File: design/flow/config.mk
export PLATFORM = sky130hd
export DESIGN_NAME = mm_gcd
export DESIGN_NICKNAME = mm_gcd
export VERILOG_FILES = /design/flow/design.v
export SDC_FILE = /design/flow/constraint.sdc
export NUM_CORES = 4
export LEC_CHECK = 0
export ABC_AREA = 0
export CAP_MARGIN = 30
export CELL_PAD_IN_SITES_DETAIL_PLACEMENT = 0
export CELL_PAD_IN_SITES_GLOBAL_PLACEMENT = 1
export CORE_ASPECT_RATIO = 1.25
export CORE_MARGIN = 2
export CORE_UTILIZATION = 63
export MIN_ROUTING_LAYER = met2
export PLACE_DENSITY_LB_ADDON = 0.0
export SETUP_SLACK_MARGIN = 0.41
export SLEW_MARGIN = 20
File: design/flow/constraint.sdc
create_clock -name core_clock -period 2.72 [get_ports {clock}]
set_input_delay 0.5440 -clock core_clock [delete_from_list [all_inputs] [get_ports {clock}]]
set_output_delay 0.5440 -clock core_clock [all_outputs]
set_load 0.01 [all_outputs]
File: design/flow/design.v
`timescale 1ns/10ps
module mm_gcd (
    clock,
    reset,
    a,
    b,
    c,
    start,
    finished
);
input clock;
input reset;
input [31:0] a;
input [31:0] b;
output [31:0] c;
reg [31:0] c;
input start;
output finished;
reg finished;
reg [31:0] y;
reg [31:0] x;
always @(posedge clock) begin: MM_GCD_RTL
    if (reset == 0) begin
        y <= 0;
        x <= 0;
        finished <= 1;
        c <= 0;
    end
    else begin
        if (start) begin
            finished <= 1'b0;
            x <= a;
            y <= b;
        end
        else begin
            if ((y == 0)) begin
                finished <= 1'b1;
                c <= x;
            end
            else if ((x > y)) begin
                x <= (x - y);
            end
            else begin
                y <= (y - x);
            end
        end
    end
end
endmodule
File: design/flow/run.sh
#!/bin/bash
# the make line also repeats each setting of config.mk as NAME=value (left out here)
make -C /OpenROAD-flow-scripts/flow DESIGN_CONFIG=/design/flow/config.mk WORK_HOME=/design/flow/orfs CLKGATE_MAP_FILE= finish
==> results.yml, run 1 <==
# generated from flow reports
status:
  outcome: "stopped before the end"
  failing_step: "3_1_place_gp_skip_io"
  error: "[ERROR FLW-0024] Place density exceeds 1.0 (current PLACE_DENSITY_LB_ADDON =  0.0). Please check if the value of  PLACE_DENSITY_LB_ADDON is between 0 and 0.99."
synthesis:
  synth-seq-cells: 97
  yosys_area_mm2: 0.00763
  yosysWarnings: 1
  synth-edff-count: 0
  synthArstFlopShare: 0
  mux_share: 0.00525
  fa_ha_area_frac: 0.109
  top_cell: "nand2_1"
  aoi_share: 0.316
  ys_seq_share: 0.255
  synthXorXnorAreaFrac: 0.0620
  synth_cell_types: 80
  topCombFamilyByArea: "AND-OR/OR-AND gates"
  synthTopCellsByCount: "nand2_1 (136), a21oi_1 (127), dfxtp_1 (97), inv_1 (81), ha_1 (63)"
  top_cells_by_area: "dfxtp_1 (25%), ha_1 (10%), a21oi_1 (8.3%)"
  synth-main-ff-cell: "dfxtp_1"
  top_area_cell: "dfxtp_1"
  ys_cells: 997
  synth_area_mm2: 0.00763
  top_cell_area_share: 0.255
  synth.avg_cell_area_um2: 7.65
  ys_sh_simple: 0.172
  synth_cells: 997
  synth_nets: 1129
floorplanning:
  die_x_um: 102
  fp.dieH_um: 127
  core_mm2: 0.0117
  dieArea_mm2: 0.0130
  fp_util: 0.650
  rows: 44
==> inputs of run 2 (changes only) <==
ABC_AREA = unset   (was 0)
CAP_MARGIN = 20   (was 30)
CELL_PAD_IN_SITES_DETAIL_PLACEMENT = unset   (was 0)
CELL_PAD_IN_SITES_GLOBAL_PLACEMENT = unset   (was 1)
CORE_ASPECT_RATIO = unset   (was 1.25)
CORE_UTILIZATION = 31   (was 63)
MIN_ROUTING_LAYER = unset   (was met2)
PLACE_DENSITY_LB_ADDON = unset   (was 0.0)
SETUP_SLACK_MARGIN = unset   (was 0.41)
clock period = 5.09 ns   (was 2.72 ns; I/O delays follow)
==> results.yml, run 2 <==
# flow metrics
setup_path:
  crit_path_cell_trace: "inv_1 > ha_1 > nand4_1 > nor3_1 > nand3_1 > o31ai_1 > a21oi_1 > nor3_2 > a21boi_1 > a2111oi_2"
  worstSetupPathDepth: 10
  crit_path_start_kind: "flop"
  crit_end: "y[29]"
  cp.arrival_ps: 3920
  crit_start: "y[15]"
  required_ps: 5320
  slowest_stage: "nor3_2"
  reg2reg_slack_ps: 1400
  crit_path_end_kind: "flop"
  cpPeakStageDelay_ps: 700
  r2r_end: "y[29]"
  cp.buffers_inverters: 1
  crit_type: "reg -> reg"
  rr_worst_depth: 10
  crit_fanout: 9
  cp_top_family: "simple AND/OR/NAND/NOR gates"
  timing.rr.start: "y[15]"
synthesis:
  top_cell: "nand2_1"
  yosys_area_mm2: 0.00763
  synth_cells: 997
  aoi_share: 0.316
  synth.avg_cell_area_um2: 7.65
  mux_share: 0.00525
  synthTopCellsByCount: "nand2_1 (136), a21oi_1 (127), dfxtp_1 (97), inv_1 (81), ha_1 (63)"
  top_cells_by_area: "dfxtp_1 (25%), ha_1 (10%), a21oi_1 (8.3%)"
  top_area_cell: "dfxtp_1"
  fa_ha_area_frac: 0.109
  ys_seq_share: 0.255
  ys_cells: 997
  top_cell_area_share: 0.255
  synth_cell_types: 80
  topCombFamilyByArea: "AND-OR/OR-AND gates"
  synth_area_mm2: 0.00763
  synth-main-ff-cell: "dfxtp_1"
  synthArstFlopShare: 0
  ys_sh_simple: 0.172
  synthXorXnorAreaFrac: 0.0620
  synth-seq-cells: 97
  synth_nets: 1129
  synth-edff-count: 0
  yosysWarnings: 1
status:
  outcome: "no timing/DRC/antenna violations"
global_route:
  grt_max_degree: 58
  first_global_vias: 7390
  antenna_found_initial: 0
  grt_busiest_layer: "met2"
  grt_pass1_wl_mm: 42.4
  grt_use_total: 0.210
  grt-ovfl-total: 0
  use_met1: 0.267
  grt_use_met3: 0.0338
  use_met2: 0.361
sta:
  slew_viol_final: 0
  finalSetupTns_ps: 0
  fin_worst_skew_ps: 11.1
  hold_violations: 0
  worstMarginPinSlew_ps: 864
  grt_setup_unrepaired: "no"
  fmax_ghz: 0.271
  finalSetupViolCount: 0
  setup_ws_ps: 1400
  finalClockPeriodUsage: 0.725
  slew-limit-headroom: 0.421
  layout_min_cycle_time_ps: 3690
cts:
  ctsResizeCount: 0
  cts_max_path_buffers: 2
  cts-root-buf: "clkbuf_16"
  clk_latency_ps: 360
  cts_setup_buffers: 0
  cts-htree-levels: 3
  cts_num_sinks: 97
  clkSlewWorstSetupHoldPaths_ps: 80
  hold_buffers: 0
  cts_buffers: 9
  cts_tree: "built"
detailed_routing:
  firstDrtPassIters: 6
  finalWirelength_mm: 27.4
  vias: 7538
  routed_via_density: 5.44
  drcViolationCount: 0
  ant_nets: 0
  first_iter_violations: 481
  avgRoutedWirePerCell_um: 19.8
  num_antenna_cells: 0
floorplanning:
  rows: 57
  core_mm2: 0.0242
  die_x_um: 161
  fp_util: 0.315
  dieArea_mm2: 0.0259
  boundaryPins: 100
  fp.dieH_um: 161
job:
  warnings: 57
  drv_cap: 0
place:
  portBuffers: 99
  gp_congestion: 0.926
  dp_slack_ps: 1510
  dp_hpwl_mm: 21.3
hold_path:
  worst_hold_path_type: "reg -> reg"
  min_delay_path_depth: 2
  hp-start: "c[14]"
  min_to: "c[14]"
layout:
  area_growth_pct: 19.5
  layout.nets: 1188
## run 2: layout make-up
cell class / instances / area, um2
clock buffer: 10 / 229
clock inverter: 6 / 73.8
fill: 2614 / 15100
inverter: 83 / 312
multi-input combinational: 755 / 5070
sequential: 97 / 1940
tap: 324 / 405
timing repair buffer: 110 / 1080
## run 2: through the flow
stage	instances	cell area, um2	utilization	hold slack, ps
floorplan	997	7630	-	449
global placement	1368	8790	0.363	445
detailed placement	1369	8810	0.363	450
CTS	1385	9110	0.376	459
global route	1385	9110	0.376	476
finish	1385	9110	0.376	457
## run 2: metal layers
layer / share of wire / up-vias
met1: 0.43 / 3595
met4: 0.035 / 0
met3: 0.055 / 42
li1: - / 3656
met5: 0 / -
met2: 0.48 / 245
==> inputs of run 3 (changes only) <==
CORE_UTILIZATION = 72   (was 31)
CTS_CLUSTER_DIAMETER = 30   (was unset)
CTS_CLUSTER_SIZE = 36   (was unset)
SETUP_SLACK_MARGIN = 1.03   (was unset)
clock period = 3.6 ns   (was 5.09 ns; I/O delays follow)
==> results.yml, run 3 <==
# generated from flow reports
status:
  outcome: "stopped before the end"
  failing_step: "4_1_cts"
  error: "[ERROR DPL-0033] detailed placement checks failed during check placement."
synthesis:
  mux_share: 0.00525
  top_area_cell: "dfxtp_1"
  synth-seq-cells: 97
  synthXorXnorAreaFrac: 0.0620
  ys_seq_share: 0.255
  synth-main-ff-cell: "dfxtp_1"
  synthArstFlopShare: 0
  synth_area_mm2: 0.00763
  synth_cells: 997
  fa_ha_area_frac: 0.109
  topCombFamilyByArea: "AND-OR/OR-AND gates"
  ys_cells: 997
  top_cell: "nand2_1"
  top_cell_area_share: 0.255
  yosysWarnings: 1
  synth-edff-count: 0
  yosys_area_mm2: 0.00763
  ys_sh_simple: 0.172
  synth.avg_cell_area_um2: 7.65
  synth_nets: 1129
  top_cells_by_area: "dfxtp_1 (25%), ha_1 (10%), a21oi_1 (8.3%)"
  synthTopCellsByCount: "nand2_1 (136), a21oi_1 (127), dfxtp_1 (97), inv_1 (81), ha_1 (63)"
  synth_cell_types: 80
  aoi_share: 0.316
floorplanning:
  boundaryPins: 100
  dieArea_mm2: 0.0114
  fp.dieH_um: 107
  rows: 37
  core_mm2: 0.0103
  fp_util: 0.739
  die_x_um: 107
place:
  dp_slack_ps: 269
  place_inst: 1198
  gp_congestion: 1.12
  dp_hpwl_mm: 18.5
  portBuffers: 99
run 3: metrics by stage:
stage	cell area, um2
after detailed placement	8750
after global placement	8750
after floorplan	7690
==> inputs of run 4 (changes only) <==
ABC_AREA = 1   (was unset)
CORE_UTILIZATION = 62   (was 72)
CTS_CLUSTER_DIAMETER = unset   (was 30)
CTS_CLUSTER_SIZE = unset   (was 36)
SETUP_SLACK_MARGIN = unset   (was 1.03)
clock period = 3.36 ns   (was 3.6 ns; I/O delays follow)
==> results.yml, run 4 <==
# flow metrics
cts:
  cts_tree: "built"
  hold_buffers: 0
  cts_setup_buffers: 0
  cts_max_path_buffers: 2
  cts-htree-levels: 3
  cts_buffers: 9
  clkSlewWorstSetupHoldPaths_ps: 70
  clk_latency_ps: 360
  cts-root-buf: "clkbuf_16"
  cts_num_sinks: 97
  ctsResizeCount: 0
setup_path:
  crit_path_cell_trace: "inv_1 > ha_1 > fa_1 > inv_1 > nand2_1 > nand2_1 > nand2_1 > nand2_2 > nand2_1 > nand2_2 > nand2_2 > nand2_4 > nand3_4 > nand2_4 > inv_1 > nor2_1 > nor2_1"
  crit_path_end_kind: "flop"
  cp.arrival_ps: 3240
  required_ps: 3610
  crit_fanout: 33
  r2r_end: "x[18]"
  crit_start: "x[0]"
  timing.rr.start: "x[0]"
  reg2reg_slack_ps: 370
  cp_top_family: "simple AND/OR/NAND/NOR gates"
  cp.buffers_inverters: 3
  crit_end: "x[18]"
  crit_type: "reg -> reg"
  slowest_stage: "fa_1"
  cpPeakStageDelay_ps: 420
  crit_path_start_kind: "flop"
  path_common_cell: "nand2_1"
  worstSetupPathDepth: 17
  rr_worst_depth: 17
synthesis:
  top_area_cell: "nand2_1"
  synth.avg_cell_area_um2: 5.72
  synthArstFlopShare: 0
  synth_cells: 1509
  synth-seq-cells: 97
  top_cell_area_share: 0.246
  yosys_area_mm2: 0.00863
  synth_area_mm2: 0.00863
  mux_share: 0
  synthXorXnorAreaFrac: 0.0304
  fa_ha_area_frac: 0.0960
  ys_seq_share: 0.225
  synth-edff-count: 0
  synth_cell_types: 36
  ys_cells: 1509
  synthTopCellsByCount: "nand2_1 (566), inv_1 (248), a21oi_1 (131), nand3_1 (102), dfxtp_1 (97)"
  synth_nets: 1641
  ys_sh_simple: 0.379
  top_cell: "nand2_1"
  aoi_share: 0.129
  synth-main-ff-cell: "dfxtp_1"
  yosysWarnings: 1
  top_cells_by_area: "nand2_1 (25%), dfxtp_1 (22%), inv_1 (11%)"
  topCombFamilyByArea: "simple AND/OR/NAND/NOR gates"
hold_path:
  hp-start: "y[26]"
  worst_hold_path_type: "reg -> reg"
  min_delay_path_depth: 2
  min_to: "y[26]"
floorplanning:
  fp_util: 0.629
  core_mm2: 0.0137
  die_x_um: 122
  fp.dieH_um: 122
  rows: 43
  boundaryPins: 100
  dieArea_mm2: 0.0149
job:
  warnings: 59
  drv_cap: 0
place:
  portBuffers: 99
  dp_hpwl_mm: 21.5
  gp_congestion: 1.00
  dpl-instance-area_mm2: 0.00967
layout:
  area_growth_pct: 15.5
  layout.nets: 1707
  final_area_mm2: 0.00997
detailed_routing:
  first_iter_violations: 1041
  drcViolationCount: 0
  firstDrtPassIters: 6
  avgRoutedWirePerCell_um: 16.3
  routed_via_density: 5.48
  num_antenna_cells: 0
  ant_nets: 0
  vias: 9645
  finalWirelength_mm: 28.6
sta:
  slew-limit-headroom: 0.588
  fin_worst_skew_ps: 7.90
  fmax_ghz: 0.335
  grt_setup_unrepaired: "no"
  hold_violations: 0
  finalSetupViolCount: 0
  layout_min_cycle_time_ps: 2990
  worstMarginPinSlew_ps: 618
  finalSetupTns_ps: 0
  slew_viol_final: 0
  finalClockPeriodUsage: 0.889
global_route:
  first_global_vias: 8772
  grt-ovfl-total: 0
  grt_pass1_wl_mm: 44.5
  antenna_found_initial: 0
  grt_max_degree: 64
  grt_use_total: 0.387
status:
  outcome: "no timing/DRC/antenna violations"
run 4: area by class of cell:
cell class,count,area [um2]
timing repair buffer,108,1080
sequential,97,1940
multi-input combinational,1106,5480
clock buffer,11,243
clock inverter,4,53.8
tap,180,225
fill,1211,3750
inverter,253,950
run 4: stage by stage:
stage,utilization,worst slack (ps),hold WS (ps),cells
detailed placement,0.705,486,479,1744
finish,0.726,372,491,1759
floorplan,-,1160,458,1509
CTS,0.726,401,488,1759
global placement,0.705,607,460,1744
global route,0.726,176,514,1759
run 4: layer usage:
metal / up-vias / GRT usage / part of all wire
met3: 72 / 0.0627 / 0.10
li1: 4779 / - / -
met2: 508 / 0.605 / 0.44
met1: 4286 / 0.532 / 0.43
met4: 0 / 0.150 / 0.033
met5: - / 0 / 0
==> inputs of run 5 (changes only) <==
ABC_AREA = unset   (was 1)
CORE_UTILIZATION = 58   (was 62)
clock period = 2.5 ns   (was 3.36 ns; I/O delays follow)
==> results.yml, run 5 <==
# generated from flow reports
place:
  dp_slack_ps: -403
  dp_hpwl_mm: 23.5
  portBuffers: 99
  gp_congestion: 1.12
synthesis:
  topCombFamilyByArea: "AND-OR/OR-AND gates"
  synth_nets: 1129
  synthTopCellsByCount: "nand2_1 (136), a21oi_1 (127), dfxtp_1 (97), inv_1 (81), ha_1 (63)"
  fa_ha_area_frac: 0.109
  synth_cell_types: 80
  synth_area_mm2: 0.00763
  synth_cells: 997
  synth-main-ff-cell: "dfxtp_1"
  top_cell: "nand2_1"
  synth-edff-count: 0
  synth.avg_cell_area_um2: 7.65
  synth-seq-cells: 97
  ys_sh_simple: 0.172
  synthXorXnorAreaFrac: 0.0620
  yosys_area_mm2: 0.00763
  ys_seq_share: 0.255
  synthArstFlopShare: 0
  top_area_cell: "dfxtp_1"
  mux_share: 0.00525
  aoi_share: 0.316
  top_cells_by_area: "dfxtp_1 (25%), ha_1 (10%), a21oi_1 (8.3%)"
  top_cell_area_share: 0.255
  yosysWarnings: 1
  ys_cells: 997
floorplanning:
  boundaryPins: 100
  die_x_um: 119
  core_mm2: 0.0127
  rows: 41
  fp.dieH_um: 119
  fp_util: 0.600
  dieArea_mm2: 0.0141
status:
  failing_step: "5_1_grt"
  error: "[ERROR GRT-0116] Global routing finished with congestion. Check the congestion regions in the DRC Viewer."
  outcome: "stopped before the end"
cts:
  cts_num_sinks: 97
  cts_max_path_buffers: 2
  cts-htree-levels: 3
  cts_buffers: 9
  hold_buffers: 0
  cts-root-buf: "clkbuf_16"
global_route:
  grt_use_total: 0.648
  grt-ovfl-total: 1
[run 5: repair_timing]
item | in CTS
buffers inserted | 21
cloned | 2
endpoints found under the setup margin | 64
resized | 174
pin swaps | 52
[run 5: per-stage QoR]
stage          std cells  instance area [um2]  setup TNS [ps]  utilization
4_1_cts             1500                11800           -9220        0.925
2_1_floorplan        997                 7710           -2930            -
3_3_place_gp        1462                10600          -13200        0.833
3_5_place_dp        1462                10600          -18110        0.833
[run 5: routing by layer]
metal / overflow / GRT usage
met1: 0 / 0.647
met2: 1 / 0.883
met3: 0 / 0.425
met4: 0 / 0.603
met5: 0 / 0.162
==> inputs of run 6 (changes only) <==
ABC_AREA = 1   (was unset)
CORE_UTILIZATION = 72   (was 58)
PLACE_DENSITY = 0.38   (was unset)
clock period = 3.03 ns   (was 2.5 ns; I/O delays follow)
==> results.yml, run 6 <==
# flow metrics
setup_path:
  path_common_cell: "nand2_1"
  cpPeakStageDelay_ps: 400
  crit_path_end_kind: "flop"
  crit_type: "reg -> reg"
  timing.rr.start: "x[0]"
  cp_top_family: "simple AND/OR/NAND/NOR gates"
  r2r_end: "x[16]"
  crit_end: "x[16]"
  rr_worst_depth: 17
  crit_path_start_kind: "flop"
  cp.buffers_inverters: 3
  required_ps: 3320
  cp.arrival_ps: 3060
  slowest_stage: "fa_1"
  crit_start: "x[0]"
  worstSetupPathDepth: 17
  reg2reg_slack_ps: 250
  crit_fanout: 20
  crit_path_cell_trace: "inv_1 > ha_1 > fa_1 > inv_1 > nand2_1 > nand2_1 > nand2_1 > nand2_2 > nand2_1 > nand2_2 > nand2_2 > nand2_4 > nand3_4 > nand2_4 > buf_4 > nand2_1 > a21oi_1"
status:
  outcome: "no timing/DRC/antenna violations"
floorplanning:
  dieArea_mm2: 0.0129
  fp.dieH_um: 113
  core_mm2: 0.0116
  fp_util: 0.746
  boundaryPins: 100
  die_x_um: 113
  rows: 39
detailed_routing:
  firstDrtPassIters: 9
  finalWirelength_mm: 27.4
  ant_nets: 0
  avgRoutedWirePerCell_um: 15.9
  routed_via_density: 5.78
  first_iter_violations: 1300
  vias: 9980
  drcViolationCount: 0
  num_antenna_cells: 0
synthesis:
  synth.avg_cell_area_um2: 5.72
  ys_sh_simple: 0.379
  synth_area_mm2: 0.00863
  synth_cells: 1509
  synthArstFlopShare: 0
  topCombFamilyByArea: "simple AND/OR/NAND/NOR gates"
  synth-main-ff-cell: "dfxtp_1"
  ys_seq_share: 0.225
  synth_cell_types: 36
  top_cell: "nand2_1"
  synthTopCellsByCount: "nand2_1 (566), inv_1 (248), a21oi_1 (131), nand3_1 (102), dfxtp_1 (97)"
  yosysWarnings: 1
  top_cell_area_share: 0.246
  yosys_area_mm2: 0.00863
  synthXorXnorAreaFrac: 0.0304
  top_cells_by_area: "nand2_1 (25%), dfxtp_1 (22%), inv_1 (11%)"
  synth_nets: 1641
  ys_cells: 1509
  fa_ha_area_frac: 0.0960
  top_area_cell: "nand2_1"
  synth-edff-count: 0
  aoi_share: 0.129
  mux_share: 0
  synth-seq-cells: 97
layout:
  fillCellCount: 776
  layout.nets: 1710
  combGateArea_mm2: 0.00548
  fin_util: 0.859
  area_growth_pct: 15.1
  register_area_mm2: 0.00194
  final_area_mm2: 0.00994
cts:
  cts_buffers: 9
  clkSlewWorstSetupHoldPaths_ps: 70
  cts-root-buf: "clkbuf_16"
  ctsResizeCount: 0
  clk_latency_ps: 370
  cts_max_path_buffers: 2
  hold_buffers: 0
  cts_tree: "built"
  cts_num_sinks: 97
  cts-htree-levels: 3
  cts_setup_buffers: 0
sta:
  worstMarginPinSlew_ps: 691
  finalSetupViolCount: 0
  grt_setup_unrepaired: "no"
  slew_viol_final: 0
  finalClockPeriodUsage: 0.916
  layout_min_cycle_time_ps: 2780
  slew-limit-headroom: 0.539
  hold_violations: 0
  fin_worst_skew_ps: 8.19
  finalSetupTns_ps: 0
  fmax_ghz: 0.360
  setup_ws_ps: 254
global_route:
  grt-ovfl-total: 0
  grt_max_degree: 77
  antenna_found_initial: 0
  grt_pass1_wl_mm: 43.8
  first_global_vias: 9191
  grt_use_total: 0.424
place:
  portBuffers: 99
  dp_slack_ps: 291
  dp_hpwl_mm: 20.3
  gp_congestion: 1.16
  dpl-instance-area_mm2: 0.00965
job:
  warnings: 60
  drv_cap: 0
hold_path:
  worst_hold_path_type: "reg -> reg"
  min_delay_path_depth: 2
  hp-start: "y[21]"
  min_to: "y[21]"
[run 6: area by class of cell]
| cell class | count | share of cell area |
|---|---|---|
| clock inverters | 4 | 0.00352 |
| inverters | 253 | 0.0955 |
| multi-input cells | 1106 | 0.551 |
| clock buffers | 12 | 0.0258 |
| repair buffers | 111 | 0.111 |
| flip-flops and latches | 97 | 0.195 |
| well taps | 143 | 0.0180 |
[run 6: metal layers]
metal  share of wire  vias up  GRT usage
li1                -     4792          -
met1            0.39     4375      0.547
met2            0.42      678      0.661
met3            0.13      135     0.0914
met4           0.058        0      0.235
met5               0        -          0
[run 6: stage by stage]
stage / instances / hold WS (ps)
2_1_floorplan: 1509 / 458
3_3_place_gp: 1710 / 465
3_5_place_dp: 1710 / 466
4_1_cts: 1726 / 488
5_1_grt: 1726 / 509
6_report: 1726 / 489
==> inputs of run 7 (changes only) <==
CAP_MARGIN = 15   (was 20)
CELL_PAD_IN_SITES_GLOBAL_PLACEMENT = 2   (was unset)
CORE_ASPECT_RATIO = 0.79   (was unset)
CORE_MARGIN = 3   (was 2)
CORE_UTILIZATION = 46   (was 72)
CTS_CLUSTER_SIZE = 30   (was unset)
GPL_ROUTABILITY_DRIVEN = 0   (was unset)
GPL_TIMING_DRIVEN = 0   (was unset)
HOLD_SLACK_MARGIN = 0.02   (was unset)
MAX_ROUTING_LAYER = met5   (was unset)
MIN_ROUTING_LAYER = met1   (was unset)
PLACE_DENSITY = unset   (was 0.38)
PLACE_DENSITY_LB_ADDON = 0.18   (was unset)
SETUP_SLACK_MARGIN = -0.06   (was unset)
SLEW_MARGIN = 15   (was 20)
TNS_END_PERCENT = 65   (was unset)
clock period = 2.59 ns   (was 3.03 ns; I/O delays follow)
==> results.yml, run 7 <==
# generated from flow reports
status:
  outcome: "stopped before the end"
  failing_step: "3_1_place_gp_skip_io"
  error: "[ERROR FLW-0024] Place density exceeds 1.0 (current PLACE_DENSITY_LB_ADDON =  0.18). Please check if the value of  PLACE_DENSITY_LB_ADDON is between 0 and 0.99."
floorplanning:
  fp_util: 0.480
  die_x_um: 160
  dieArea_mm2: 0.0205
  rows: 43
  fp.dieH_um: 128
  core_mm2: 0.0180
synthesis:
  synth-main-ff-cell: "dfxtp_1"
  top_cell_area_share: 0.246
  topCombFamilyByArea: "simple AND/OR/NAND/NOR gates"
  synth-edff-count: 0
  synth_nets: 1641
  ys_sh_simple: 0.379
  ys_seq_share: 0.225
  synth_cells: 1509
  top_cells_by_area: "nand2_1 (25%), dfxtp_1 (22%), inv_1 (11%)"
  synthXorXnorAreaFrac: 0.0304
  synth.avg_cell_area_um2: 5.72
  synthTopCellsByCount: "nand2_1 (566), inv_1 (248), a21oi_1 (131), nand3_1 (102), dfxtp_1 (97)"
  synth_cell_types: 36
  yosys_area_mm2: 0.00863
  ys_cells: 1509
  synthArstFlopShare: 0
  aoi_share: 0.129
  fa_ha_area_frac: 0.0960
  yosysWarnings: 1
  synth-seq-cells: 97
  top_cell: "nand2_1"
  top_area_cell: "nand2_1"
  mux_share: 0
  synth_area_mm2: 0.00863
==> inputs of run 8 (changes only) <==
ABC_AREA = unset   (was 1)
CAP_MARGIN = 20   (was 15)
CELL_PAD_IN_SITES_GLOBAL_PLACEMENT = unset   (was 2)
CORE_ASPECT_RATIO = unset   (was 0.79)
CORE_MARGIN = 2   (was 3)
CORE_UTILIZATION = 66   (was 46)
CTS_CLUSTER_DIAMETER = 108   (was unset)
CTS_CLUSTER_SIZE = unset   (was 30)
GPL_ROUTABILITY_DRIVEN = unset   (was 0)
GPL_TIMING_DRIVEN = unset   (was 0)
HOLD_SLACK_MARGIN = unset   (was 0.02)
MAX_ROUTING_LAYER = unset   (was met5)
MIN_ROUTING_LAYER = unset   (was met1)
PLACE_DENSITY_LB_ADDON = unset   (was 0.18)
SETUP_SLACK_MARGIN = -0.2   (was -0.06)
SLEW_MARGIN = 20   (was 15)
TNS_END_PERCENT = unset   (was 65)
clock period = 2.65 ns   (was 2.59 ns; I/O delays follow)
==> results.yml, run 8 <==
# generated from flow reports
status:
  outcome: "stopped before the end"
  failing_step: "5_1_grt"
  error: "[ERROR DPL-0038] Utilization greater than 100%, impossible to legalize"
synthesis:
  synth.avg_cell_area_um2: 7.65
  ys_sh_simple: 0.172
  synth_nets: 1129
  yosysWarnings: 1
  top_area_cell: "dfxtp_1"
  yosys_area_mm2: 0.00763
  synth_cells: 997
  ys_cells: 997
  synth_cell_types: 80
  synth-main-ff-cell: "dfxtp_1"
  fa_ha_area_frac: 0.109
  top_cells_by_area: "dfxtp_1 (25%), ha_1 (10%), a21oi_1 (8.3%)"
  synth_area_mm2: 0.00763
  synthTopCellsByCount: "nand2_1 (136), a21oi_1 (127), dfxtp_1 (97), inv_1 (81), ha_1 (63)"
  topCombFamilyByArea: "AND-OR/OR-AND gates"
  synth-edff-count: 0
  synth-seq-cells: 97
  synthXorXnorAreaFrac: 0.0620
  aoi_share: 0.316
  synthArstFlopShare: 0
  top_cell: "nand2_1"
  top_cell_area_share: 0.255
  ys_seq_share: 0.255
  mux_share: 0.00525
floorplanning:
  boundaryPins: 100
  fp.dieH_um: 112
  rows: 39
  die_x_um: 112
  dieArea_mm2: 0.0124
  fp_util: 0.671
  core_mm2: 0.0114
cts:
  cts-root-buf: "clkbuf_16"
  hold_buffers: 0
  cts_num_sinks: 97
  cts_buffers: 9
  cts_max_path_buffers: 2
  cts-htree-levels: 3
place:
  dp_hpwl_mm: 21.8
  gp_congestion: 1.10
  place_inst: 1387
  dp_slack_ps: -334
  portBuffers: 99
run 8: timing repair:
item / in CTS
hold endpoints to repair: 0
pin swaps: 8
setup buffers: 6
setup endpoints to repair: 64
resized: 24
run 8: per-stage QoR:
stage	utilization	cell area, um2	TNS, ps	hold WS, ps
CTS	0.926	10500	-7000	457
detailed placement	0.889	10100	-14870	447
global placement	0.889	10100	-9190	444
floorplan	-	7630	-3590	449
==> inputs of run 9 (changes only) <==
CORE_UTILIZATION = 65   (was 66)
CTS_CLUSTER_DIAMETER = 36   (was 108)
SETUP_SLACK_MARGIN = unset   (was -0.2)
clock period = 4.7 ns   (was 2.65 ns; I/O delays follow)
==> results.yml, run 9 <==
# flow metrics
setup_path:
  crit_type: "reg -> reg"
  timing.rr.start: "y[19]"
  r2r_end: "y[29]"
  cp.buffers_inverters: 1
  rr_worst_depth: 11
  slowest_stage: "nor3_2"
  crit_path_cell_trace: "inv_1 > ha_1 > and3_4 > nand2_1 > nor3_2 > nand3_1 > o31ai_1 > a21oi_1 > nor3_2 > a21boi_1 > a2111oi_2"
  reg2reg_slack_ps: 830
  crit_fanout: 11
  worstSetupPathDepth: 11
  crit_end: "y[29]"
  cpPeakStageDelay_ps: 730
  crit_path_start_kind: "flop"
  crit_path_end_kind: "flop"
  cp_top_family: "simple AND/OR/NAND/NOR gates"
  crit_start: "y[19]"
  cp.arrival_ps: 4100
  required_ps: 4940
  path_common_cell: "nor3_2"
floorplanning:
  fp.dieH_um: 112
  core_mm2: 0.0114
  die_x_um: 112
  boundaryPins: 100
  dieArea_mm2: 0.0126
  rows: 39
  fp_util: 0.668
hold_path:
  worst_hold_path_type: "reg -> reg"
  min_delay_path_depth: 2
  hp-start: "c[7]"
  min_to: "c[7]"
place:
  dp_hpwl_mm: 18.8
  gp_congestion: 1.05
  dp_slack_ps: 1020
  portBuffers: 99
synthesis:
  synth_cell_types: 80
  aoi_share: 0.316
  yosys_area_mm2: 0.00763
  yosysWarnings: 1
  synthArstFlopShare: 0
  top_cells_by_area: "dfxtp_1 (25%), ha_1 (10%), a21oi_1 (8.3%)"
  synth_cells: 997
  synthXorXnorAreaFrac: 0.0620
  synth-main-ff-cell: "dfxtp_1"
  mux_share: 0.00525
  ys_sh_simple: 0.172
  top_cell: "nand2_1"
  top_area_cell: "dfxtp_1"
  fa_ha_area_frac: 0.109
  synth-seq-cells: 97
  ys_seq_share: 0.255
  topCombFamilyByArea: "AND-OR/OR-AND gates"
  synth_area_mm2: 0.00763
  synthTopCellsByCount: "nand2_1 (136), a21oi_1 (127), dfxtp_1 (97), inv_1 (81), ha_1 (63)"
  synth.avg_cell_area_um2: 7.65
  synth-edff-count: 0
  synth_nets: 1129
  ys_cells: 997
  top_cell_area_share: 0.255
layout:
  layout.nets: 1184
  area_growth_pct: 16.0
  fillCellCount: 872
detailed_routing:
  first_iter_violations: 945
  finalWirelength_mm: 25.3
  ant_nets: 0
  firstDrtPassIters: 6
  avgRoutedWirePerCell_um: 21.1
  vias: 8006
  num_antenna_cells: 0
  routed_via_density: 6.67
  drcViolationCount: 0
sta:
  worstMarginPinSlew_ps: 1170
  setup_ws_ps: 834
  slew-limit-headroom: 0.221
  slew_viol_final: 0
  finalSetupViolCount: 0
  fmax_ghz: 0.259
  layout_min_cycle_time_ps: 3870
  fin_worst_skew_ps: 8.89
  grt_setup_unrepaired: "no"
  finalSetupTns_ps: 0
  finalClockPeriodUsage: 0.823
  hold_violations: 0
global_route:
  use_met2: 0.643
  first_global_vias: 7584
  grt-ovfl-total: 0
  grt_max_degree: 58
  grt_use_met3: 0.0589
  antenna_found_initial: 0
  use_met1: 0.508
  grt_use_total: 0.397
  grt_pass1_wl_mm: 40.0
  grt_busiest_layer: "met2"
cts:
  ctsResizeCount: 0
  cts_tree: "built"
  cts-htree-levels: 3
  cts_num_sinks: 97
  cts-root-buf: "clkbuf_16"
  cts_setup_buffers: 0
  cts_max_path_buffers: 2
  clk_latency_ps: 370
  clkSlewWorstSetupHoldPaths_ps: 70
  cts_buffers: 9
  hold_buffers: 0
job:
  drv_cap: 0
  warnings: 59
status:
  outcome: "no timing/DRC/antenna violations"
==> run 9: metal layers <==
| layer | share of wire | routed length [um] |
|---|---|---|
| met2 | 0.46 | 11600 |
| met5 | 0 | 0 |
| met4 | 0.062 | 1560 |
| met3 | 0.092 | 2320 |
| met1 | 0.39 | 9830 |
==> run 9: area by class of cell <==
| class | instances | area (um2) | area share |
|---|---|---|---|
| Clock buffer | 10 | 239 | 0.0270 |
| Timing Repair Buffer | 106 | 1040 | 0.118 |
| Clock inverter | 6 | 61.3 | 0.00693 |
| Multi-Input combinational cell | 755 | 5070 | 0.573 |
| Tap cell | 143 | 179 | 0.0202 |
| Sequential cell | 97 | 1940 | 0.220 |
| Inverter | 83 | 312 | 0.0352 |
==> run 9: metrics by stage <==
stage          instances  area (um2)  hold slack, ps  utilization
2_1_floorplan        997        7630             449            -
3_3_place_gp        1184        8540             443        0.748
3_5_place_dp        1184        8540             446        0.748
4_1_cts             1200        8840             456        0.774
5_1_grt             1200        8850             479        0.775
6_report            1200        8850             453        0.775
==> inputs of run 10 (changes only) <==
CORE_UTILIZATION = 72   (was 65)
CTS_CLUSTER_DIAMETER = 119   (was 36)
PLACE_DENSITY = 0.66   (was unset)
SETUP_SLACK_MARGIN = -0.23   (was unset)
clock period = 3.18 ns   (was 4.7 ns; I/O delays follow)
==> results.yml, run 10 <==
# flow metrics
synthesis:
  synth-edff-count: 0
  mux_share: 0.00525
  synth_area_mm2: 0.00763
  synth_cells: 997
  synth-main-ff-cell: "dfxtp_1"
  yosysWarnings: 1
  topCombFamilyByArea: "AND-OR/OR-AND gates"
  synth.avg_cell_area_um2: 7.65
  synthArstFlopShare: 0
  yosys_area_mm2: 0.00763
  ys_seq_share: 0.255
  synth_nets: 1129
  top_area_cell: "dfxtp_1"
  aoi_share: 0.316
  synthTopCellsByCount: "nand2_1 (136), a21oi_1 (127), dfxtp_1 (97), inv_1 (81), ha_1 (63)"
  synth-seq-cells: 97
  synthXorXnorAreaFrac: 0.0620
  top_cell_area_share: 0.255
  ys_cells: 997
  fa_ha_area_frac: 0.109
  synth_cell_types: 80
  ys_sh_simple: 0.172
  top_cell: "nand2_1"
  top_cells_by_area: "dfxtp_1 (25%), ha_1 (10%), a21oi_1 (8.3%)"
detailed_routing:
  routed_via_density: 6.65
  drcViolationCount: 0
  ant_nets: 0
  num_antenna_cells: 0
  first_iter_violations: 825
  avgRoutedWirePerCell_um: 20.4
  vias: 8280
  firstDrtPassIters: 6
  finalWirelength_mm: 25.5
status:
  outcome: "failed layout checks"
  so.violations: "negative setup slack"
job:
  warnings: 59
  drv_cap: 0
setup_path:
  path_common_cell: "o21ai_0"
  cp_top_family: "AND-OR/OR-AND gates"
  required_ps: 3480
  cp.arrival_ps: 3570
  r2r_end: "y[22]"
  cp.buffers_inverters: 1
  timing.rr.start: "y[12]"
  worstSetupPathDepth: 10
  slowest_stage: "o21ai_0"
  reg2reg_slack_ps: -100
  crit_path_start_kind: "flop"
  crit_path_end_kind: "flop"
  crit_end: "y[22]"
  cpPeakStageDelay_ps: 550
  rr_worst_depth: 10
  crit_start: "y[12]"
  crit_fanout: 9
  crit_path_cell_trace: "inv_1 > ha_1 > nand2_1 > o21ai_0 > nor3_1 > a21oi_1 > a21boi_0 > o21ai_0 > xnor2_1 > o21ai_2"
  crit_type: "reg -> reg"
hold_path:
  hp-start: "c[7]"
  worst_hold_path_type: "reg -> reg"
  min_delay_path_depth: 2
  min_to: "c[7]"
place:
  dp_hpwl_mm: 19.5
  gp_congestion: 1.11
  portBuffers: 99
  dp_slack_ps: -61.7
sta:
  slew_viol_final: 0
  layout_min_cycle_time_ps: 3280
  fin_worst_skew_ps: 19.4
  finalClockPeriodUsage: 1.03
  finalSetupViolCount: 9
  fmax_ghz: 0.305
  hold_violations: 0
  setup_ws_ps: -97.8
  slew-limit-headroom: 0.575
  worstMarginPinSlew_ps: 630
cts:
  clk_latency_ps: 390
  cts_max_path_buffers: 2
  cts_setup_buffers: 0
  cts_num_sinks: 97
  cts_tree: "built"
  cts-htree-levels: 3
  clkSlewWorstSetupHoldPaths_ps: 110
  cts-root-buf: "clkbuf_8"
  cts_buffers: 9
global_route:
  grt_pass1_wl_mm: 39.3
  grt-ovfl-total: 0
  grt_use_total: 0.441
  antenna_found_initial: 0
  first_global_vias: 7879
  grt_max_degree: 42
layout:
  area_growth_pct: 19.9
  register_area_mm2: 0.00194
  layout.nets: 1237
  combGateArea_mm2: 0.00507
  fillCellCount: 579
  fin_util: 0.886
floorplanning:
  rows: 37
  fp_util: 0.739
  die_x_um: 107
  dieArea_mm2: 0.0114
  boundaryPins: 100
  fp.dieH_um: 107
  core_mm2: 0.0103
-- run 10: per-layer routing --
metal	share of wire	global-route usage
met5	0	0
met3	0.099	0.0790
met2	0.46	0.741
met4	0.087	0.328
met1	0.35	0.497
-- run 10: repair_timing --
item,in CTS,in global routing
setup endpoints to repair,0,7
gates resized,0,1
hold buffers,0,0
-- run 10: per-stage QoR --
step	instance area [um2]	hold slack (ps)	TNS (ps)	std cells
after floorplan	7630	449	0	997
final	9150	457	-492	1246
after global placement	8940	443	0	1230
after CTS	9150	459	-1010	1246
after detailed placement	8940	446	-89.5	1230
after global routing	9150	480	-4450	1246
-- run 10: final cells by class --
class | instances | share of cell area
Sequential cell | 97 | 0.212
Inverter | 83 | 0.0341
Clock inverter | 6 | 0.00821
Multi-Input combinational cell | 755 | 0.554
Clock buffer | 10 | 0.0139
Timing Repair Buffer | 159 | 0.159
Tap cell | 136 | 0.0186
==> inputs of run 11 (changes only) <==
ABC_AREA = 1   (was unset)
CELL_PAD_IN_SITES_GLOBAL_PLACEMENT = 1   (was unset)
CORE_UTILIZATION = 67   (was 72)
CTS_CLUSTER_DIAMETER = 73   (was 119)
CTS_CLUSTER_SIZE = 12   (was unset)
GPL_ROUTABILITY_DRIVEN = 0   (was unset)
GPL_TIMING_DRIVEN = 1   (was unset)
MIN_ROUTING_LAYER = met2   (was unset)
PLACE_DENSITY = unset   (was 0.66)
PLACE_DENSITY_LB_ADDON = 0.21   (was unset)
SETUP_SLACK_MARGIN = 0.45   (was -0.23)
clock period = 3.11 ns   (was 3.18 ns; I/O delays follow)
==> results.yml, run 11 <==
# generated from flow reports
status:
  outcome: "stopped before the end"
  failing_step: "3_1_place_gp_skip_io"
  error: "[ERROR FLW-0024] Place density exceeds 1.0 (current PLACE_DENSITY_LB_ADDON =  0.21). Please check if the value of  PLACE_DENSITY_LB_ADDON is between 0 and 0.99."
synthesis:
  top_cell_area_share: 0.246
  ys_seq_share: 0.225
  synthTopCellsByCount: "nand2_1 (566), inv_1 (248), a21oi_1 (131), nand3_1 (102), dfxtp_1 (97)"
  synth_area_mm2: 0.00863
  top_area_cell: "nand2_1"
  fa_ha_area_frac: 0.0960
  synthArstFlopShare: 0
  synthXorXnorAreaFrac: 0.0304
  synth_nets: 1641
  aoi_share: 0.129
  synth-edff-count: 0
  ys_cells: 1509
  synth_cells: 1509
  synth_cell_types: 36
  synth-seq-cells: 97
  yosysWarnings: 1
  top_cell: "nand2_1"
  synth-main-ff-cell: "dfxtp_1"
  yosys_area_mm2: 0.00863
  top_cells_by_area: "nand2_1 (25%), dfxtp_1 (22%), inv_1 (11%)"
  topCombFamilyByArea: "simple AND/OR/NAND/NOR gates"
  ys_sh_simple: 0.379
  mux_share: 0
  synth.avg_cell_area_um2: 5.72
floorplanning:
  core_mm2: 0.0126
  rows: 41
  fp.dieH_um: 118
  fp_util: 0.684
  die_x_um: 118
  dieArea_mm2: 0.0138
==> inputs of run 12 (changes only) <==
CAP_MARGIN = 10   (was 20)
CELL_PAD_IN_SITES_GLOBAL_PLACEMENT = unset   (was 1)
CORE_MARGIN = 8   (was 2)
CORE_UTILIZATION = 45   (was 67)
CTS_CLUSTER_DIAMETER = 75   (was 73)
CTS_CLUSTER_SIZE = unset   (was 12)
GPL_TIMING_DRIVEN = unset   (was 1)
MIN_ROUTING_LAYER = unset   (was met2)
PLACE_DENSITY_LB_ADDON = unset   (was 0.21)
SETUP_SLACK_MARGIN = unset   (was 0.45)
TNS_END_PERCENT = 50   (was unset)
clock period = 3.46 ns   (was 3.11 ns; I/O delays follow)
==> results.yml, run 12 <==
# flow metrics
sta:
  finalSetupTns_ps: 0
  hold_violations: 0
  fin_worst_skew_ps: 12.5
  holdWs_ps: 486
  setup_ws_ps: 528
  layout_min_cycle_time_ps: 2930
  grt_setup_unrepaired: "no"
  slew-limit-headroom: 0.532
  worstMarginPinSlew_ps: 702
  finalClockPeriodUsage: 0.847
  slew_viol_final: 0
  finalSetupViolCount: 0
  fmax_ghz: 0.341
detailed_routing:
  first_iter_violations: 863
  num_antenna_cells: 0
  firstDrtPassIters: 5
  avgRoutedWirePerCell_um: 16.3
  ant_nets: 0
  finalWirelength_mm: 29.7
  routed_via_density: 5.10
  vias: 9269
  drcViolationCount: 0
setup_path:
  rr_worst_depth: 17
  required_ps: 3720
  crit_end: "x[23]"
  crit_path_end_kind: "flop"
  r2r_end: "x[23]"
  crit_fanout: 33
  crit_start: "x[0]"
  slowest_stage: "fa_1"
  cp_top_family: "simple AND/OR/NAND/NOR gates"
  crit_path_cell_trace: "inv_1 > ha_1 > fa_1 > inv_1 > nand2_1 > nand2_1 > nand2_1 > nand2_2 > nand2_1 > nand2_2 > nand2_2 > nand2_4 > nand3_4 > nand2_4 > inv_1 > nor2_1 > nor2_1"
  reg2reg_slack_ps: 530
  path_common_cell: "nand2_1"
  timing.rr.start: "x[0]"
  worstSetupPathDepth: 17
  crit_path_start_kind: "flop"
  crit_type: "reg -> reg"
  cp.buffers_inverters: 3
  cp.arrival_ps: 3190
  cpPeakStageDelay_ps: 420
cts:
  cts-root-buf: "clkbuf_16"
  cts_buffers: 9
  clk_latency_ps: 360
  cts_setup_buffers: 0
  cts_num_sinks: 97
  cts_tree: "built"
  ctsResizeCount: 0
  cts-htree-levels: 3
  hold_buffers: 0
  cts_max_path_buffers: 2
  clkSlewWorstSetupHoldPaths_ps: 70
synthesis:
  synth-edff-count: 0
  fa_ha_area_frac: 0.0960
  synth.avg_cell_area_um2: 5.72
  synth_nets: 1641
  synth_cells: 1509
  ys_cells: 1509
  synth-seq-cells: 97
  top_cell_area_share: 0.246
  synth_area_mm2: 0.00863
  synthTopCellsByCount: "nand2_1 (566), inv_1 (248), a21oi_1 (131), nand3_1 (102), dfxtp_1 (97)"
  yosysWarnings: 1
  mux_share: 0
  synthArstFlopShare: 0
  yosys_area_mm2: 0.00863
  aoi_share: 0.129
  synth_cell_types: 36
  top_area_cell: "nand2_1"
  top_cell: "nand2_1"
  topCombFamilyByArea: "simple AND/OR/NAND/NOR gates"
  synth-main-ff-cell: "dfxtp_1"
  ys_seq_share: 0.225
  top_cells_by_area: "nand2_1 (25%), dfxtp_1 (22%), inv_1 (11%)"
  synthXorXnorAreaFrac: 0.0304
  ys_sh_simple: 0.379
floorplanning:
  fp_util: 0.460
  dieArea_mm2: 0.0239
  rows: 50
  core_mm2: 0.0188
  die_x_um: 155
  fp.dieH_um: 155
  boundaryPins: 100
status:
  outcome: "no timing/DRC/antenna violations"
hold_path:
  hp-start: "y[24]"
  min_to: "y[24]"
  min_delay_path_depth: 2
  worst_hold_path_type: "reg -> reg"
layout:
  fin_util: 0.536
  area_growth_pct: 16.5
  fillCellCount: 2017
  layout.nets: 1709
place:
  dp_hpwl_mm: 22.7
  portBuffers: 99
  dp_slack_ps: 562
job:
  warnings: 57
  drv_cap: 0
global_route:
  grt-ovfl-total: 0
  antenna_found_initial: 0
  grt_max_degree: 73
  grt_use_total: 0.250
  grt_pass1_wl_mm: 47.4
  first_global_vias: 8797
==> run 12: layout make-up <==
class                      instances  area [um2]  area share
clock buffer                      11         243      0.0241
clock inverter                     5        86.3     0.00858
inverter                         253         950      0.0944
multi-input combinational       1106        5480       0.544
sequential                        97        1940       0.193
tap                              234         293      0.0291
timing repair buffer             110        1070       0.106
==> run 12: routing by layer <==
layer  wire length [um]  track usage  vias up
li1                   -            -     4778
met1              14100        0.343     4119
met2              12400        0.380      319
met3               2280       0.0485       53
met4                879       0.0966        0
met5                  0            0        -
==> run 12: per-stage QoR <==
stage	area (um2)	cells
2_1_floorplan	8630	1509
3_3_place_gp	9730	1800
5_1_grt	10100	1816
3_5_place_dp	9730	1800
6_report	10100	1816
4_1_cts	10100	1816
==> inputs of run 13 (changes only) <==
ABC_AREA = unset   (was 1)
CAP_MARGIN = 20   (was 10)
CELL_PAD_IN_SITES_GLOBAL_PLACEMENT = 1   (was unset)
CORE_UTILIZATION = 40   (was 45)
CTS_CLUSTER_DIAMETER = 296   (was 75)
CTS_CLUSTER_SIZE = 98   (was unset)
GPL_ROUTABILITY_DRIVEN = unset   (was 0)
HOLD_SLACK_MARGIN = -0.09   (was unset)
MAX_ROUTING_LAYER = met4   (was unset)
PLACE_DENSITY = 0.89   (was unset)
TNS_END_PERCENT = 5   (was 50)
clock period = 5.0 ns   (was 3.46 ns; I/O delays follow)
==> results.yml, run 13 <==
# flow metrics
status:
  outcome: "no timing/DRC/antenna violations"
hold_path:
  min_delay_path_depth: 2
  min_to: "c[7]"
  worst_hold_path_type: "reg -> reg"
  hp-start: "c[7]"
cts:
  cts_setup_buffers: 0
  cts_buffers: 9
  cts_max_path_buffers: 2
  cts-root-buf: "clkbuf_16"
  cts_tree: "built"
  clkSlewWorstSetupHoldPaths_ps: 80
  ctsResizeCount: 0
  clk_latency_ps: 360
  hold_buffers: 0
  cts-htree-levels: 3
  cts_num_sinks: 97
synthesis:
  aoi_share: 0.316
  synth_cell_types: 80
  ys_cells: 997
  mux_share: 0.00525
  synthTopCellsByCount: "nand2_1 (136), a21oi_1 (127), dfxtp_1 (97), inv_1 (81), ha_1 (63)"
  ys_sh_simple: 0.172
  synthXorXnorAreaFrac: 0.0620
  top_area_cell: "dfxtp_1"
  yosys_area_mm2: 0.00763
  synth.avg_cell_area_um2: 7.65
  synth-edff-count: 0
  top_cell_area_share: 0.255
  top_cells_by_area: "dfxtp_1 (25%), ha_1 (10%), a21oi_1 (8.3%)"
  synth_area_mm2: 0.00763
  synth-main-ff-cell: "dfxtp_1"
  top_cell: "nand2_1"
  topCombFamilyByArea: "AND-OR/OR-AND gates"
  ys_seq_share: 0.255
  synth-seq-cells: 97
  synthArstFlopShare: 0
  synth_cells: 997
  yosysWarnings: 1
  fa_ha_area_frac: 0.109
  synth_nets: 1129
global_route:
  antenna_found_initial: 0
  grt_pass1_wl_mm: 41.8
  grt_use_total: 0.229
  first_global_vias: 7337
  grt_max_degree: 58
  grt-ovfl-total: 0
detailed_routing:
  routed_via_density: 5.85
  firstDrtPassIters: 5
  avgRoutedWirePerCell_um: 21.0
  top_layer_used: "met4"
  num_antenna_cells: 0
  ant_nets: 0
  first_iter_violations: 603
  dr_wl_met3_mm: 1.39
  wl_met1_mm: 11.9
  drcViolationCount: 0
  vias: 7559
  finalWirelength_mm: 27.1
  route.met2.wl_mm: 12.8
floorplanning:
  fp.dieH_um: 154
  die_x_um: 154
  rows: 50
  boundaryPins: 100
  fp_util: 0.408
  core_mm2: 0.0187
  dieArea_mm2: 0.0237
setup_path:
  crit_path_end_kind: "flop"
  crit_start: "y[19]"
  crit_path_cell_trace: "inv_1 > ha_1 > and3_4 > nand2_1 > nor3_2 > nand3_1 > o31ai_1 > a21o_1 > nand3_4 > a211o_1 > nand2_1"
  required_ps: 5300
  crit_path_start_kind: "flop"
  slowest_stage: "o31ai_1"
  cp.buffers_inverters: 1
  path_common_cell: "nand2_1"
  cpPeakStageDelay_ps: 590
  reg2reg_slack_ps: 1330
  crit_fanout: 19
  cp.arrival_ps: 3970
  rr_worst_depth: 11
  timing.rr.start: "y[19]"
  crit_end: "y[4]"
  cp_top_family: "AND-OR/OR-AND gates"
  worstSetupPathDepth: 11
  crit_type: "reg -> reg"
  r2r_end: "y[4]"
place:
  gp_congestion: 0.934
  dp_slack_ps: 1320
  dpl-instance-area_mm2: 0.00868
  portBuffers: 99
  dp_hpwl_mm: 20.9
sta:
  worstMarginPinSlew_ps: 832
  hold_violations: 0
  finalSetupTns_ps: 0
  slew_viol_final: 0
  finalSetupViolCount: 0
  layout_min_cycle_time_ps: 3670
  slew-limit-headroom: 0.443
  fmax_ghz: 0.272
  grt_setup_unrepaired: "no"
  finalClockPeriodUsage: 0.734
  setup_ws_ps: 1330
  fin_worst_skew_ps: 12.0
layout:
  fillCellCount: 1897
  final_area_mm2: 0.00901
  fin_util: 0.481
  layout.nets: 1186
  area_growth_pct: 18.1
job:
  drv_cap: 0
  warnings: 57
-- run 13: final cells by class --
| class | count | area [um2] | area share |
|---|---|---|---|
| inverter | 83 | 312 | 0.0346 |
| sequential | 97 | 1940 | 0.216 |
| timing repair buffer | 108 | 1060 | 0.118 |
| clock inverter | 7 | 100 | 0.0111 |
| multi-input combinational | 755 | 5080 | 0.564 |
| clock buffer | 9 | 225 | 0.0250 |
| tap | 234 | 293 | 0.0325 |
-- run 13: metrics by stage --
| stage | std cells | hold slack (ps) |
|---|---|---|
| after detailed placement | 1277 | 448 |
| after global placement | 1277 | 443 |
| after global routing | 1293 | 472 |
| final | 1293 | 454 |
| after floorplan | 997 | 449 |
| after CTS | 1293 | 459 |
-- run 13: metal layers --
metal,vias to the layer above,track usage
met3,45,0.0322
li1,3641,-
met4,0,0.102
met1,3615,0.279
met5,-,-
met2,258,0.370
==> inputs of run 14 (changes only) <==
CELL_PAD_IN_SITES_GLOBAL_PLACEMENT = unset   (was 1)
CORE_ASPECT_RATIO = 1.69   (was unset)
CORE_MARGIN = 3   (was 8)
CORE_UTILIZATION = 45   (was 40)
CTS_CLUSTER_DIAMETER = unset   (was 296)
CTS_CLUSTER_SIZE = 53   (was 98)
GPL_TIMING_DRIVEN = 0   (was unset)
HOLD_SLACK_MARGIN = unset   (was -0.09)
MIN_ROUTING_LAYER = met2   (was unset)
PLACE_DENSITY = 0.61   (was 0.89)
TNS_END_PERCENT = unset   (was 5)
clock period = 3.52 ns   (was 5.0 ns; I/O delays follow)
==> results.yml, run 14 <==
# flow metrics
setup_path:
  r2r_end: "y[29]"
  rr_worst_depth: 11
  path_common_cell: "a2111oi_2"
  slowest_stage: "dfxtp_1"
  worstSetupPathDepth: 11
  crit_path_start_kind: "flop"
  crit_start: "x[20]"
  cp_top_family: "AND-OR/OR-AND gates"
  cpPeakStageDelay_ps: 520
  crit_type: "reg -> reg"
  crit_end: "y[29]"
  cp.buffers_inverters: 1
  timing.rr.start: "x[20]"
  crit_path_cell_trace: "ha_1 > buf_2 > a21o_1 > a31oi_1 > o211ai_1 > a2111oi_2 > a21oi_1 > a31oi_4 > or3_1 > a21boi_1 > a2111oi_2"
  reg2reg_slack_ps: -20
  cp.arrival_ps: 3810
  crit_fanout: 10
  crit_path_end_kind: "flop"
  required_ps: 3790
synthesis:
  ys_sh_simple: 0.172
  synth-edff-count: 0
  synth_cells: 997
  mux_share: 0.00525
  top_cell_area_share: 0.255
  yosysWarnings: 1
  top_cell: "nand2_1"
  synth.avg_cell_area_um2: 7.65
  synth_nets: 1129
  synth_area_mm2: 0.00763
  ys_seq_share: 0.255
  topCombFamilyByArea: "AND-OR/OR-AND gates"
  ys_cells: 997
  synth-seq-cells: 97
  synthTopCellsByCount: "nand2_1 (136), a21oi_1 (127), dfxtp_1 (97), inv_1 (81), ha_1 (63)"
  yosys_area_mm2: 0.00763
  synthArstFlopShare: 0
  synth-main-ff-cell: "dfxtp_1"
  synth_cell_types: 80
  top_cells_by_area: "dfxtp_1 (25%), ha_1 (10%), a21oi_1 (8.3%)"
  fa_ha_area_frac: 0.109
  synthXorXnorAreaFrac: 0.0620
  top_area_cell: "dfxtp_1"
  aoi_share: 0.316
global_route:
  use_met1: 0
  grt_use_total: 0.505
  grt_pass1_wl_mm: 45.2
  use_met2: 0.619
  first_global_vias: 11200
  grt_use_met3: 0.543
  antenna_found_initial: 0
  grt_busiest_layer: "met2"
  grt_max_degree: 21
  grt-ovfl-total: 0
cts:
  cts_buffers: 9
  hold_buffers: 0
  cts_num_sinks: 97
  cts_tree: "built"
  cts_max_path_buffers: 2
  clkSlewWorstSetupHoldPaths_ps: 90
  cts-htree-levels: 3
  cts-root-buf: "clkbuf_16"
  clk_latency_ps: 370
floorplanning:
  fp.dieH_um: 175
  fp_util: 0.461
  die_x_um: 106
  dieArea_mm2: 0.0186
  boundaryPins: 100
  rows: 61
  core_mm2: 0.0166
detailed_routing:
  firstDrtPassIters: 14
  num_antenna_cells: 0
  avgRoutedWirePerCell_um: 23.0
  ant_nets: 0
  finalWirelength_mm: 30.7
  vias: 10800
  first_iter_violations: 2637
  routed_via_density: 8.11
  drcViolationCount: 0
sta:
  layout_min_cycle_time_ps: 3540
  hold_violations: 0
  setup_ws_ps: -19.9
  grt_setup_unrepaired: "yes"
  fmax_ghz: 0.282
  finalSetupViolCount: 1
  slew-limit-headroom: 0.284
  finalClockPeriodUsage: 1.01
  fin_worst_skew_ps: 13.3
  slew_viol_final: 0
  worstMarginPinSlew_ps: 1070
job:
  drv_cap: 0
  warnings: 58
layout:
  area_growth_pct: 21.9
  final_area_mm2: 0.00930
  layout.nets: 1243
  instances_no_fill: 1336
place:
  dp_hpwl_mm: 24.2
  dp_slack_ps: -153
  portBuffers: 98
  dpl-instance-area_mm2: 0.00888
  gp_congestion: 1.10
  place_inst: 1315
hold_path:
  hp-start: "c[27]"
  min_delay_path_depth: 2
  worst_hold_path_type: "reg -> reg"
  min_to: "c[27]"
status:
  outcome: "failed layout checks"
  so.violations: "negative setup slack"
## run 14: area by class of cell
type,instances,area (um2)
repair buffers,103,1030
multi-input cells,755,5120
clock buffers,9,225
flip-flops and latches,97,1940
clock inverters,7,81.3
fillers,1668,7270
plain buffers,62,309
inverters,83,312
well taps,220,275
## run 14: metal layers
layer  vias to the layer above  part of all wire
met5                         -                 0
met3                       456              0.33
li1                       3724                 -
met2                      2918              0.49
met4                         0              0.17
met1                      3731                 0
## run 14: what timing repair did
action	in CTS	in global routing
setup buffers	4	1
pin swaps	2	1
setup endpoints to repair	16	15
gates resized	1	13
## run 14: stage by stage
step	util	setup TNS, ps	hold WS [ps]
after detailed placement	0.536	-172	446
after global routing	0.561	-47.0	481
after floorplan	-	0	449
after CTS	0.558	0	458
final	0.561	-19.9	457
after global placement	0.536	-128	443
==> inputs of run 15 (changes only) <==
ABC_AREA = 1   (was unset)
CORE_ASPECT_RATIO = unset   (was 1.69)
CORE_MARGIN = 2   (was 3)
CORE_UTILIZATION = 72   (was 45)
CTS_CLUSTER_SIZE = unset   (was 53)
GPL_TIMING_DRIVEN = unset   (was 0)
MAX_ROUTING_LAYER = unset   (was met4)
MIN_ROUTING_LAYER = unset   (was met2)
PLACE_DENSITY = unset   (was 0.61)
clock period = 1.65 ns   (was 3.52 ns; I/O delays follow)
==> results.yml, run 15 <==
# generated from flow reports
status:
  outcome: "stopped before the end"
  failing_step: "3_5_place_dp"
  error: "[ERROR DPL-0033] detailed placement checks failed during check placement."
synthesis:
  mux_share: 0
  synth_area_mm2: 0.00863
  synth.avg_cell_area_um2: 5.72
  synth-edff-count: 0
  synth-seq-cells: 97
  top_cells_by_area: "nand2_1 (25%), dfxtp_1 (22%), inv_1 (11%)"
  top_area_cell: "nand2_1"
  synth_cell_types: 36
  fa_ha_area_frac: 0.0960
  top_cell: "nand2_1"
  yosysWarnings: 1
  ys_cells: 1509
  synth-main-ff-cell: "dfxtp_1"
  ys_sh_simple: 0.379
  synthXorXnorAreaFrac: 0.0304
  synthTopCellsByCount: "nand2_1 (566), inv_1 (248), a21oi_1 (131), nand3_1 (102), dfxtp_1 (97)"
  aoi_share: 0.129
  topCombFamilyByArea: "simple AND/OR/NAND/NOR gates"
  synth_nets: 1641
  synth_cells: 1509
  synthArstFlopShare: 0
  ys_seq_share: 0.225
  top_cell_area_share: 0.246
  yosys_area_mm2: 0.00863
floorplanning:
  fp.dieH_um: 113
  fp_util: 0.746
  boundaryPins: 100
  dieArea_mm2: 0.0129
  die_x_um: 113
  rows: 39
  core_mm2: 0.0116
place:
  gp_congestion: 1.13
  portBuffers: 99
run 15: metrics by stage:
stage	worst slack (ps)	area [um2]	std cells
2_1_floorplan	-401	8690	1509
3_3_place_gp	-505	11500	1947
==> inputs of run 16 (changes only) <==
ABC_AREA = unset   (was 1)
CORE_UTILIZATION = 68   (was 72)
CTS_CLUSTER_DIAMETER = 103   (was unset)
clock period = 2.74 ns   (was 1.65 ns; I/O delays follow)
==> results.yml, run 16 <==
# generated from flow reports
synthesis:
  yosysWarnings: 1
  top_cells_by_area: "dfxtp_1 (25%), ha_1 (10%), a21oi_1 (8.3%)"
  fa_ha_area_frac: 0.109
  synth-seq-cells: 97
  top_cell_area_share: 0.255
  mux_share: 0.00525
  synth-main-ff-cell: "dfxtp_1"
  top_cell: "nand2_1"
  synth_nets: 1129
  synth_cells: 997
  ys_cells: 997
  synth-edff-count: 0
  synthTopCellsByCount: "nand2_1 (136), a21oi_1 (127), dfxtp_1 (97), inv_1 (81), ha_1 (63)"
  aoi_share: 0.316
  ys_seq_share: 0.255
  topCombFamilyByArea: "AND-OR/OR-AND gates"
  synth_cell_types: 80
  top_area_cell: "dfxtp_1"
  synth.avg_cell_area_um2: 7.65
  synthArstFlopShare: 0
  synth_area_mm2: 0.00763
  ys_sh_simple: 0.172
  synthXorXnorAreaFrac: 0.0620
  yosys_area_mm2: 0.00763
status:
  failing_step: "4_1_cts"
  error: "[ERROR DPL-0038] Utilization greater than 100%, impossible to legalize"
  outcome: "stopped before the end"
place:
  dp_hpwl_mm: 23.4
  gp_congestion: 1.07
  portBuffers: 99
  dp_slack_ps: -664
floorplanning:
  fp_util: 0.701
  die_x_um: 110
  boundaryPins: 100
  core_mm2: 0.0109
  rows: 38
  fp.dieH_um: 110
  dieArea_mm2: 0.0121
-- run 16: through the flow --
step / cell area, um2 / cells / setup TNS, ps
detailed placement: 10100 / 1379 / -12880
floorplan: 7640 / 997 / 0
global placement: 10100 / 1379 / -7710
